xenon:
Design breakout, start of the top module:
module breakout(
		input clk,
		input reset_button,
		input start_button,
		input left_button,
		input right_button,
		input ball_tick,
		input paddle_tick,
		output [5:0] RGB,
		output hsync,
		output vsync,
		output [3:0] tono
    );
	wire [5:0] rgb;
	wire hs;
	wire vs;
	wire [9:0] hcount; 
	wire [9:0] vcount;
	wire [9:0] paddle_pos;
	wire [9:0] ball_x;
	wire [9:0] ball_y;
	wire erase_enable;
	wire [5:0] erase_pos;	
	Paddle pd(left_button, right_button, reset_button, clk, paddle_tick, paddle_pos);
	wire [2:0] data;
	wire [2:0] play_sound1;
	wire [1:0] active_data;
	ball bola(paddle_pos, reset_button, start_button, clk, ball_tick, ball_x, ball_y, erase_enable, erase_pos, play_sound1, active_data);
	assign data = 3'b000;
	VGA vga(clk, rgb, hs, vs, hcount, vcount, data, paddle_pos, ball_x, ball_y, reset_button, erase_enable, erase_pos, active_data);
	assign RGB = rgb;
	assign hsync = hs;
	assign vsync = vs;
	wire clk_out_do;
	wire clk_out_re;
	wire clk_out_mi;
	wire clk_out_sol;
	clk_divider #(.limit(32'hBAA)) clk_do (
			.clk(clk),
			.reset(reset_button),
  ...
clock: 19.8 ns
lec_check: 0
abc_area: 1
cap_margin: 20
cell_pad_in_sites_detail_placement: 0
cell_pad_in_sites_global_placement: 0
core_aspect_ratio: 0.97
core_margin: 2
core_utilization: 66
cts_cluster_diameter: 358
gpl_routability_driven: 0
max_routing_layer: met4
place_density_lb_addon: 0.09
slew_margin: 20
run.sh (not shown) runs the stock make flow with config.mk's settings and CLKGATE_MAP_FILE=.
Relative to xenon, the following input files were edited for lagoon:
- removing MAX_ROUTING_LAYER (formerly met4)
- setting SETUP_SLACK_MARGIN to 5.0 for the first time
- removing PLACE_DENSITY_LB_ADDON (formerly 0.09)
- removing CORE_ASPECT_RATIO (formerly 0.97)
- removing CELL_PAD_IN_SITES_GLOBAL_PLACEMENT (formerly 0)
- removing ABC_AREA (formerly 1)
- changing CORE_UTILIZATION from 66 to 40
- removing CTS_CLUSTER_DIAMETER (formerly 358)
- removing GPL_ROUTABILITY_DRIVEN (formerly 0)
- removing CELL_PAD_IN_SITES_DETAIL_PLACEMENT (formerly 0)
- changing the clock period (ns, I/O delays scaled along) from 19.8 to 22.0
Results
- Compared to xenon, lagoon leaves more free space in the core.
- xenon ended up with met4 as its uppermost layer routed; lagoon ended up with met5.
- Compared with xenon, number of multi-input combinational cells in the layout in lagoon decreased slightly.
- Floorplan-stage core utilization for lagoon is lower than for xenon.
- lagoon vs. xenon: final hold slack held; transition time of the tightest slew-check pin went up 43 ps.
Changes in fjord relative to lagoon:
- putting PLACE_DENSITY at 0.71 where nothing was set
- putting CTS_CLUSTER_SIZE at 62 where nothing was set
- putting TNS_END_PERCENT at 25 where nothing was set
- putting GPL_ROUTABILITY_DRIVEN at 1 where nothing was set
- putting CELL_PAD_IN_SITES_DETAIL_PLACEMENT at 2 where nothing was set
- swapping 20 for 10 in CAP_MARGIN
- swapping 40 for 53 in CORE_UTILIZATION
- clearing SETUP_SLACK_MARGIN, which used to be 5.0
- putting CELL_PAD_IN_SITES_GLOBAL_PLACEMENT at 0 where nothing was set
- putting HOLD_SLACK_MARGIN at -0.07 where nothing was set
- swapping 22.0 for 19.2 in the clock period (ns, I/O delays scaled along)
==> comparison <==
fjord vs lagoon, final RePlAce weighted congestion went up by about 7%.
Tool error DPL-0033 stopped fjord during detailed placement; no final results.
On area of the core: fjord sits below lagoon.
Going from lagoon to fjord, number of cell rows has decreased, die outline height has decreased, gate count of the mapped netlist has remained practically unchanged, share of the core filled by cells before placement has increased, share of flip-flops with an asynchronous set or reset after synthesis has remained practically unchanged.

========
== run A ==
Starting RTL as in the previous note.
clock: 12.5 ns
lec_check: 0
abc_area: 1
cap_margin: 0
core_margin: 2
core_utilization: 72
cts_cluster_size: 10
place_density: 0.78
setup_slack_margin: 0.94
slew_margin: 20
Run A | stages: all done | timing, DRC, antenna: all pass
[inputs] run B vs run A
- TNS_END_PERCENT: unset -> 5
- CAP_MARGIN: 0 -> 20
- ABC_AREA: 1 -> unset
- CELL_PAD_IN_SITES_DETAIL_PLACEMENT: unset -> 0
- CELL_PAD_IN_SITES_GLOBAL_PLACEMENT: unset -> 0
- SETUP_SLACK_MARGIN: 0.94 -> unset
- PLACE_DENSITY_LB_ADDON: unset -> 0.01
- CTS_CLUSTER_SIZE: 10 -> 81
- CORE_ASPECT_RATIO: unset -> 0.97
- PLACE_DENSITY: 0.78 -> unset
- GPL_ROUTABILITY_DRIVEN: unset -> 0
- CTS_CLUSTER_DIAMETER: unset -> 37
- the clock period (ns, I/O delays scaled along): 12.5 -> 21.4
[summary]
- Lower buffer and inverter count on the worst path goes to run B over run A.
- Any difference in tally of nets with antenna violations remaining after routing between run A and run B is small enough to ignore.
- As of run B, violation count after the first detailed-route iteration had risen by a few percent compared to run A.
diff inputs: run B => run C
- PLACE_DENSITY now 0.39, previously not set
- CELL_PAD_IN_SITES_GLOBAL_PLACEMENT no longer set, was 0
- TNS_END_PERCENT no longer set, was 5
- PLACE_DENSITY_LB_ADDON no longer set, was 0.01
- CTS_CLUSTER_DIAMETER no longer set, was 37
- CTS_CLUSTER_SIZE no longer set, was 81
- GPL_ROUTABILITY_DRIVEN no longer set, was 0
- CAP_MARGIN now 0, was 20
- CORE_ASPECT_RATIO no longer set, was 0.97
- CELL_PAD_IN_SITES_DETAIL_PLACEMENT no longer set, was 0
- ABC_AREA now 1, previously not set
- SETUP_SLACK_MARGIN now 0.94, previously not set
- the clock period (ns, I/O delays scaled along) now 12.5, was 21.4
## What came out
- Between run B and run C, area reported by Yosys stat decreased.
- The fraction of standard cell area in multi-input logic of run C falls short of that of run B by 5.7 points.
- On run C: non-clock buffer count is 77 higher than what run B gave.
- Side by side, die size turned out lower in run C than in run B.
- On count of clock-buffer cells in the layout, the lower figure sits with run C, not run B.
- Number of clock buffers inserted by TritonCTS | run C below run B
The following lists how run D was set up differently from run C:
- a deleted SETUP_SLACK_MARGIN that had been 0.94
- a deleted PLACE_DENSITY that had been 0.39
- a change of CAP_MARGIN from 0 to 20
- a change of CORE_UTILIZATION from 72 to 71
- a change of the clock period (ns, I/O delays scaled along) from 12.5 to 23.1
Both conditions hold for run D: the flow ran to the end and the final layout passed the timing, design-rule and antenna checks.
Looking at non-clock buffer count, run D sits 109 below run C.
From run C to run D the numbers moved as follows: global-route usage fell 1.8 points; global-route wire length before repair fell about 4%; net switching component of the power fell 0.0031 W; total power fell 0.0055 W.
| combinational share of power | higher: run C |
The final estimated routing congestion in global placement reported for run D is smaller than that of run C by 0.052.
Layout overhead on the synthesized area ends up higher on run C.
Row met1 wire length: run D lower / run C higher
Placed cell area: run D vs run C down 1.2%

========
Starting RTL as in the previous note.
make LEC_CHECK=0 ABC_AREA=0 CAP_MARGIN=35 CELL_PAD_IN_SITES_GLOBAL_PLACEMENT=3 CORE_ASPECT_RATIO=0.91 CORE_MARGIN=2 CORE_UTILIZATION=35 CTS_CLUSTER_SIZE=57 GPL_ROUTABILITY_DRIVEN=1 GPL_TIMING_DRIVEN=1 MAX_ROUTING_LAYER=met4 MIN_ROUTING_LAYER=met2 SLEW_MARGIN=25 finish   # period 13.5 ns
The baseline completed, yet does not pass: DRC, setup timing.
Change:
ABC_AREA = 1   (was 0)
CAP_MARGIN = 20   (was 35)
CELL_PAD_IN_SITES_DETAIL_PLACEMENT = 0   (was not set)
CELL_PAD_IN_SITES_GLOBAL_PLACEMENT = 0   (was 3)
CORE_ASPECT_RATIO = 0.97   (was 0.91)
CORE_UTILIZATION = 72   (was 35)
CTS_CLUSTER_DIAMETER = 358   (was not set)
CTS_CLUSTER_SIZE = not set   (was 57)
GPL_TIMING_DRIVEN = not set   (was 1)
HOLD_SLACK_MARGIN = 0.27   (was not set)
MIN_ROUTING_LAYER = not set   (was met2)
PLACE_DENSITY_LB_ADDON = 0.09   (was not set)
SETUP_SLACK_MARGIN = 3.25   (was not set)
SLEW_MARGIN = 20   (was 25)
clock period = 12.2 ns   (was 13.5 ns; I/O delays follow)
This time the run produced a layout that fails on setup timing.
Wire length fell by 21%.
Power came out higher by 43%.
Maximum frequency climbs by 9.6%.
Die area drops by 51%.
Design area goes down by 5.9%.
Hold slack is about the same.
Sequential share of layout area increases by 1.1 points.
Count of clock-buffer cells in the layout is lower by 11.
Change:
ABC_AREA = not set   (was 1)
CELL_PAD_IN_SITES_DETAIL_PLACEMENT = 1   (was 0)
CORE_MARGIN = 9   (was 2)
CORE_UTILIZATION = 43   (was 72)
CTS_CLUSTER_DIAMETER = 37   (was 358)
GPL_ROUTABILITY_DRIVEN = 0   (was 1)
HOLD_SLACK_MARGIN = 0.15   (was 0.27)
MAX_ROUTING_LAYER = not set   (was met4)
PLACE_DENSITY_LB_ADDON = 0.22   (was 0.09)
SETUP_SLACK_MARGIN = not set   (was 3.25)
TNS_END_PERCENT = 25   (was not set)
clock period = 12.4 ns   (was 12.2 ns; I/O delays follow)
The new run reached the layout checks and failed them: setup timing; clock power came out higher by 71%; power came out lower by 8.8%; area after synthesis increases by 1.3%; worst setup slack degrades by 2100 ps; via count climbs by 7.0%; final area grows by 9.7%; global-route usage went down by 15 points.
Change:
ABC_AREA = 0   (was not set)
CELL_PAD_IN_SITES_DETAIL_PLACEMENT = 2   (was 1)
CELL_PAD_IN_SITES_GLOBAL_PLACEMENT = not set   (was 0)
CORE_ASPECT_RATIO = 0.63   (was 0.97)
CORE_MARGIN = 8   (was 9)
CORE_UTILIZATION = 47   (was 43)
CTS_CLUSTER_DIAMETER = 158   (was 37)
GPL_ROUTABILITY_DRIVEN = not set   (was 0)
GPL_TIMING_DRIVEN = 1   (was not set)
HOLD_SLACK_MARGIN = not set   (was 0.15)
MIN_ROUTING_LAYER = met1   (was not set)
PLACE_DENSITY_LB_ADDON = 0.25   (was 0.22)
SLEW_MARGIN = 5   (was 20)
TNS_END_PERCENT = not set   (was 25)
clock period = 29.8 ns   (was 12.4 ns; I/O delays follow)
What happened: The new run never finished: it broke off in detailed placement (3_5_place_dp) on DPL-0033; die area goes down by 9.0%; synthesized area stays the same; synthesized cell count stays the same.
Change:
ABC_AREA = 1   (was 0)
CELL_PAD_IN_SITES_DETAIL_PLACEMENT = not set   (was 2)
CORE_ASPECT_RATIO = not set   (was 0.63)
CORE_MARGIN = 2   (was 8)
CORE_UTILIZATION = 72   (was 47)
CTS_CLUSTER_DIAMETER = not set   (was 158)
GPL_TIMING_DRIVEN = not set   (was 1)
MIN_ROUTING_LAYER = not set   (was met1)
PLACE_DENSITY_LB_ADDON = 0.02   (was 0.25)
SETUP_SLACK_MARGIN = 1.02   (was not set)
SLEW_MARGIN = 20   (was 5)
clock period = 12.2 ns   (was 29.8 ns; I/O delays follow)
=>
- The changed run completed with no timing, DRC or antenna violations
- die size shrinks by 41%
- synthesized cell count grows by 14%
- synthesized area shrinks by 1.3%
Change:
ABC_AREA = not set   (was 1)
CELL_PAD_IN_SITES_DETAIL_PLACEMENT = 0   (was not set)
CELL_PAD_IN_SITES_GLOBAL_PLACEMENT = 0   (was not set)
CORE_ASPECT_RATIO = 0.97   (was not set)
CORE_UTILIZATION = 68   (was 72)
CTS_CLUSTER_DIAMETER = 37   (was not set)
GPL_ROUTABILITY_DRIVEN = 0   (was not set)
PLACE_DENSITY_LB_ADDON = 0.2   (was 0.02)
SETUP_SLACK_MARGIN = not set   (was 1.02)
TNS_END_PERCENT = 5   (was not set)
clock period = 21.4 ns   (was 12.2 ns; I/O delays follow)
The changed run finished clean.
Hold slack degrades by 3.3 ps.
Routed wire length goes down by 0.59%.
Design area goes down by about 1.1%.
Power goes down by 59%.
Sequential power goes down by about 45%.
Non-clock buffer count goes down by 103.
Flip-flop count is unchanged.

========
Starting RTL as in the previous note.
make LEC_CHECK=0 CAP_MARGIN=20 CELL_PAD_IN_SITES_DETAIL_PLACEMENT=0 CELL_PAD_IN_SITES_GLOBAL_PLACEMENT=0 CORE_ASPECT_RATIO=0.97 CORE_MARGIN=2 CORE_UTILIZATION=71 CTS_CLUSTER_DIAMETER=37 GPL_ROUTABILITY_DRIVEN=0 PLACE_DENSITY_LB_ADDON=0.2 SLEW_MARGIN=20 TNS_END_PERCENT=5 finish   # period 21.4 ns
Change:
ABC_AREA = 1   (was unset)
CAP_MARGIN = 15   (was 20)
CELL_PAD_IN_SITES_DETAIL_PLACEMENT = unset   (was 0)
CELL_PAD_IN_SITES_GLOBAL_PLACEMENT = unset   (was 0)
CORE_ASPECT_RATIO = unset   (was 0.97)
CORE_UTILIZATION = 65   (was 71)
CTS_CLUSTER_DIAMETER = 285   (was 37)
GPL_ROUTABILITY_DRIVEN = unset   (was 0)
PLACE_DENSITY_LB_ADDON = unset   (was 0.2)
TNS_END_PERCENT = unset   (was 5)
clock period = 12.2 ns   (was 21.4 ns; I/O delays follow)
After rerunning:
- The changed run finished with timing, DRC and antenna clean
- die size rises by a little under a tenth
- count of clock-buffer cells in the layout falls by 29
- global-route usage falls by 4.3 points
- power rises by well over a third
- via count falls by a few percent
- clock power rises by about a fifth
- worst setup slack degrades by 1900 ps
- routed wire length falls by a few percent
- sequential power rises by well over a third
- design area hardly moves
- synthesized area falls slightly
Change:
ABC_AREA = unset   (was 1)
CAP_MARGIN = 20   (was 15)
CORE_UTILIZATION = 66   (was 65)
CTS_CLUSTER_DIAMETER = unset   (was 285)
CTS_CLUSTER_SIZE = 37   (was unset)
TNS_END_PERCENT = 5   (was unset)
clock period = 36.1 ns   (was 12.2 ns; I/O delays follow)
Effect:
- The changed run finished clean
- total power fell by 76%
- die area is about the same
- combinational power fell by 79%

========
oak:
Starting RTL as in the previous note.
Design breakout, start of the top module:
module breakout(
		input clk,
		input reset_button,
		input start_button,
		input left_button,
		input right_button,
		input ball_tick,
		input paddle_tick,
		output [5:0] RGB,
		output hsync,
		output vsync,
		output [3:0] tono
    );
Settings: LEC_CHECK=0, ABC_AREA=1, CAP_MARGIN=30, CELL_PAD_IN_SITES_DETAIL_PLACEMENT=1, CELL_PAD_IN_SITES_GLOBAL_PLACEMENT=1, CORE_ASPECT_RATIO=1.18, CORE_MARGIN=8, CORE_UTILIZATION=40, CTS_CLUSTER_DIAMETER=101, CTS_CLUSTER_SIZE=52, GPL_TIMING_DRIVEN=0, HOLD_SLACK_MARGIN=0.02, MAX_ROUTING_LAYER=met4, SETUP_SLACK_MARGIN=1.68, SLEW_MARGIN=40; clock period 40.0 ns.
Looking at the reports, oak completed the entire flow and the layout it produced met the timing, design-rule and antenna checks.
diff inputs: oak => pine
- swapping 1 for 0 in CELL_PAD_IN_SITES_DETAIL_PLACEMENT
- swapping 30 for 20 in CAP_MARGIN
- swapping 0.02 for 0.07 in HOLD_SLACK_MARGIN
## What came out
Looking at switching share of power, pine sits 0.22 points lower than oak does. Summary of pine over oak: number of placed I/O pins closely matched the old numbers; total power decreased by 1.6% relative to the old numbers.
No activity file was given, so power comes from the tool's default toggle rates.
